lane 1:
==> flow/design.v <==
module AudioADC
(
input rst,  
input AUD_BCLK,  
input AUD_ADCLRCK,  
input AUD_ADCDAT,  
output reg done,
output reg [31:0]digital_signal_out
);
parameter START = 3'd0, RECIEVE = 3'd1, DONE = 3'd2, ERROR = 3'd3;
reg [2:0]S, NS;
reg [4:0]bits_left;
reg [31:0]temp_data;
always @(posedge AUD_BCLK or negedge rst)
begin
	if(rst == 1'b0)
		S <= START;
	else
		S <= NS;
end
always @ (posedge AUD_BCLK or negedge rst)
begin
	if(rst == 0)
	begin
		done <= 1'b0;
		bits_left <= 5'd31;
		digital_signal_out <= 31'd0;
	end
	else		
		case(S)
			START: 
			begin
				done <= 1'b0;
				bits_left <= 5'd31;
			end
			RECIEVE:
			begin
				bits_left <= bits_left - 5'd1;
				temp_data[bits_left] <= AUD_ADCDAT;
			end	
			DONE:
			begin
				done <= 1'b1;
				bits_left <= 5'd31;			
				digital_signal_out <= temp_data;
			end	
		endcase
end
always @ (*)
begin
	case (S)
		START:
		begin
			if(AUD_ADCLRCK == 1'd1)
				NS = RECIEVE;
			else
				NS = START;
		end
		RECIEVE:
		begin
			if(bits_left == 5'd0)
				NS = DONE;
			else
				NS = RECIEVE;
		end
		DONE: NS = START;
		ERROR: NS = ERROR;
		default: NS = ERROR;
	endcase
end
endmodule
module AudioDAC
(
input rst,
input AUD_BCLK,  
input AUD_DACLRCK,  
input [31:0]digital_signal_in,
output reg done,
output reg AUD_DACDAT  
);
parameter START = 3'd0, SEND = 3'd1, DONE = 3'd2, ERROR = 3'd3;
reg [2:0]S, NS;
reg [4:0]bits_left;
reg [31:0]temp_data;
always @(posedge AUD_BCLK or negedge rst)
begin
	if(rst == 1'b0)
		S <= START;
	else
		S <= NS;
end
always @ (posedge AUD_BCLK or negedge rst)
begin
	if(rst == 0)
		begin
			done <= 1'b0;
			bits_left <= 5'd31;
			temp_data <= 32'd0;
		end
	else
		case(S)
			START:
			begin
				done <= 1'b0;
				bits_left <= 5'd31;
				temp_data <= digital_signal_in;
			end
			SEND: bits_left <= bits_left - 5'd1;
			DONE:
			begin
				done <= 1'b1;				
				bits_left <= 5'd31;
			end
		endcase
end
always @ (*)
begin
	AUD_DACDAT = temp_data[bits_left];
	case (S)
		START:
		begin
			if(AUD_DACLRCK == 1)
				NS = SEND;
			else
				NS = START;	
		end
		SEND:
		begin
			if(bits_left == 5'd0)
				NS = DONE;
			else
				NS = SEND;
		end
		DONE: NS = START;
		ERROR: NS = ERROR;
		default: NS = ERROR;
	endcase
end
endmodule
module LowPassFilter
(
input rst,
input AUDIO_CLK, 
input AUD_DACLRCK, 
input [31:0]currentADCData,
output reg [31:0]lowPassFilterOutput
);
reg [31:0]lastAudioIn;
reg [31:0]lastOutput;
wire signed [31:0]leftAudio = {{16{currentADCData[31]}}, currentADCData[31:16]};
wire signed [31:0]leftLastOutput = {{16{lastOutput[31]}}, lastOutput[31:16]};
reg signed [31:0]leftResult;
wire signed [31:0]rightAudio = { {16{currentADCData[15]}}, currentADCData[15:0]};
wire signed [31:0]rightLastOutput = {{16{lastOutput[15]}}, lastOutput[15:0]};
reg signed [31:0]rightResult;
always @ (*)
begin
	leftResult = (($signed(32'd16) * $signed(leftAudio)) / $signed(32'd141)) + (($signed(32'd125) * $signed(leftLastOutput)) / $signed(32'd141));
	rightResult = (($signed(32'd16) * $signed(rightAudio)) / $signed(32'd141)) + (($signed(32'd125) * $signed(rightLastOutput)) / $signed(32'd141));
	lowPassFilterOutput[31:16] = leftResult[15:0];
	lowPassFilterOutput[15:0] =  rightResult[15:0];
end
always @ (posedge AUDIO_CLK or negedge rst)
begin	
	if(rst == 0)
		lastOutput <= 32'd0;
	else 
		if(AUD_DACLRCK == 1'b1)
			lastOutput <= lowPassFilterOutput;
end
endmodule
module HighPassFilter
(
input rst,
input AUDIO_CLK, 
input AUD_DACLRCK,  
input [31:0]currentADCData,
output reg [31:0]highPassFilterOutput
);
reg [31:0]lastAudioIn;
reg [31:0]lastOutput;
wire signed [31:0]leftAudio = {{16{currentADCData[31]}}, currentADCData[31:16]};
wire signed [31:0]leftLastOutput = {{16{lastOutput[31]}}, lastOutput[31:16]};
wire signed [31:0]leftLastInput = { {16{lastAudioIn[31]}}, lastAudioIn[31:16]};
reg signed [31:0]leftResult;
wire signed [31:0]rightAudio = {{16{currentADCData[15]}}, currentADCData[15:0]};
wire signed [31:0]rightLastOutput = {{16{lastOutput[15]}}, lastOutput[15:0]};
wire signed [31:0]rightLastInput = {{16{lastAudioIn[15]}}, lastAudioIn[15:0]};
reg signed [31:0]rightResult;
always @ (*)
begin
	leftResult = (($signed(32'd16) * ($signed(leftLastOutput) + $signed(leftAudio) - $signed(leftLastInput))) / $signed(32'd141));
	rightResult = (($signed(32'd16) * ($signed(rightLastOutput) + $signed(rightAudio) - $signed(rightLastInput))) / $signed(32'd141));
	highPassFilterOutput[31:16] = leftResult[15:0];
	highPassFilterOutput[15:0] =  rightResult[15:0];
end
always @ (posedge AUDIO_CLK or negedge rst)
begin	
	if(rst == 0)
	begin
		lastOutput <= 32'd0;
		lastAudioIn <= 32'd0;
	end
	else 
		if(AUD_DACLRCK == 1'b1)
		begin
			lastOutput <= highPassFilterOutput;
			lastAudioIn <= currentADCData;
		end
end
endmodule
module EchoFilter
(
input rst,
input AUDIO_CLK, 
input AUD_DACLRCK, 
input [31:0]currentADCData,
output reg [31:0]echoFilterOutput
);
reg [31:0]lastAudioIn;
wire signed [31:0]leftAudio = {{16{currentADCData[31]}}, currentADCData[31:16]};
wire signed [31:0]leftLastInput = {{16{lastAudioIn[31]}}, lastAudioIn[31:16]};
reg signed [31:0]leftResult;
wire signed [31:0]rightAudio = {{16{currentADCData[15]}}, currentADCData[15:0]};
wire signed [31:0]rightLastInput = {{16{lastAudioIn[15]}}, lastAudioIn[15:0]};
reg signed [31:0]rightResult;
always @ (*)
begin
	leftResult = (($signed(32'd3) * $signed(leftLastInput)) / $signed(32'd4)) + $signed(leftAudio) ;
	rightResult = (($signed(32'd3) * $signed(rightLastInput)) / $signed(32'd4)) + $signed(rightAudio);
	echoFilterOutput[31:16] = leftResult[15:0];
	echoFilterOutput[15:0] =  rightResult[15:0];
end
always @ (posedge AUDIO_CLK or negedge rst)
begin	
	if(rst == 0)
		lastAudioIn <= 32'd0;
	else 
		if(AUD_DACLRCK == 1'b1)
			lastAudioIn <= currentADCData;
end
endmodule
module audio_core
(
	input AUD_BCLK,
	input rst,
	input [2:0]SW,
	input AUD_ADCLRCK,
	input AUD_ADCDAT,
	input AUD_DACLRCK,
	output AUD_DACDAT
);
wire DACDone;
wire ADCDone;
wire [31:0]currentADCData;
reg [31:0]currentDACData;
AudioDAC myDAC(
	rst,  
	AUD_BCLK,  
	AUD_DACLRCK,  
	currentDACData,  
	DACDone,  
	AUD_DACDAT  
);
AudioADC myADC(
	rst,  
	AUD_BCLK,  
	AUD_ADCLRCK,  
	AUD_ADCDAT,  
	ADCDone,  
	currentADCData  
);
wire [31:0]lowPassFilterOutput;
LowPassFilter lowpass(rst, AUD_BCLK, AUD_DACLRCK, currentADCData, lowPassFilterOutput);
wire [31:0]highPassFilterOutput;
HighPassFilter highpass(rst, AUD_BCLK, AUD_DACLRCK, currentADCData, highPassFilterOutput);
wire [31:0]echoFilterOutput;
EchoFilter echo(rst, AUD_BCLK, AUD_DACLRCK, currentADCData, echoFilterOutput);
always @(*)
begin
	case({SW[2], SW[1], SW[0]})
		3'b001: currentDACData = lowPassFilterOutput; 
		3'b010: currentDACData = highPassFilterOutput; 
		3'b100: currentDACData = echoFilterOutput; 
		default: currentDACData = currentADCData;
	endcase
end
endmodule
make LEC_CHECK=0 ABC_AREA=1 CAP_MARGIN=20 CELL_PAD_IN_SITES_DETAIL_PLACEMENT=0 CORE_ASPECT_RATIO=1.17 CORE_MARGIN=2 CORE_UTILIZATION=57 CTS_CLUSTER_DIAMETER=206 HOLD_SLACK_MARGIN=0.02 SETUP_SLACK_MARGIN=-1.12 SLEW_MARGIN=35 TNS_END_PERCENT=40 finish   # period 21.3 ns
run.sh (not shown) runs the stock make flow with config.mk's settings and CLKGATE_MAP_FILE=.
Lane 1: no failed stages, no open violations at the end
For lane 2, these inputs were changed with respect to lane 1:
--- a/flow/config.mk
+++ b/flow/config.mk
@@ -8 +7,0 @@
-export ABC_AREA = 1
@@ -13 +12 @@
-export CORE_UTILIZATION = 57
+export CORE_UTILIZATION = 71
@@ -16 +15 @@
-export SETUP_SLACK_MARGIN = -1.12
+export PLACE_DENSITY_LB_ADDON = 0.03
==> flow/constraint.sdc <==
create_clock -name core_clock -period 18.7 [get_ports {AUD_BCLK}]
set_input_delay 3.7400 -clock core_clock [delete_from_list [all_inputs] [get_ports {AUD_BCLK}]]
set_output_delay 3.7400 -clock core_clock [all_outputs]
set_load 0.01 [all_outputs]
--- outcome ---
- Compared to lane 1, lane 2 has area after synthesis 10% higher.
- Comparing lane 2 against lane 1, there is no change at all in I/O pin total.
- Lane 2: aborted in global routing (5_1_grt) (tool error)
- Lane 1 has a higher total die area than lane 2.
- Of lane 2 and lane 1, the lower fraction of synthesized area in multiplexers belongs to lane 1.
- On tally of unique sky130hd cells used after synthesis: between lane 2 and lane 1, it ends up higher for lane 2.
- Compared with lane 1, lane 2 shows post-cts gate resize count higher by 231.
- Compared with lane 1, final estimated routing congestion in global placement in lane 2 increased by a few percent.
- The higher post-synthesis share of cell area spent on and, or, nand and nor gates came out of lane 1.
#### Input delta (lane 3 over lane 2)
--- a/flow/config.mk
+++ b/flow/config.mk
@@ -7,0 +8 @@
+export ABC_AREA = 1
@@ -11,2 +12,2 @@
-export CORE_MARGIN = 2
-export CORE_UTILIZATION = 71
+export CORE_MARGIN = 7
+export CORE_UTILIZATION = 37
@@ -14 +15 @@
-export HOLD_SLACK_MARGIN = 0.02
+export MAX_ROUTING_LAYER = met4
==> flow/constraint.sdc <==
create_clock -name core_clock -period 30.8 [get_ports {AUD_BCLK}]
set_input_delay 6.1600 -clock core_clock [delete_from_list [all_inputs] [get_ports {AUD_BCLK}]]
set_output_delay 6.1600 -clock core_clock [all_outputs]
set_load 0.01 [all_outputs]
## What came out
Every stage of the flow completed for lane 3, and the final layout passed the timing, DRC and antenna checks. Compared with lane 2, lane 3 shows total setup buffers inserted after CTS lower by 129. Number of resized instances in the post-cts repair step in lane 3 is 231 below lane 2. Lane 3 against lane 2: synthesized area shows a reduction of 9.2%, xor and xnor area share after synthesis has decreased, share of synthesized cell area in and-or and or-and compound cells went down 23 points. Measured against each other, lane 2 and lane 3 differ in HPWL after detailed placement, the lower figure coming from lane 3.
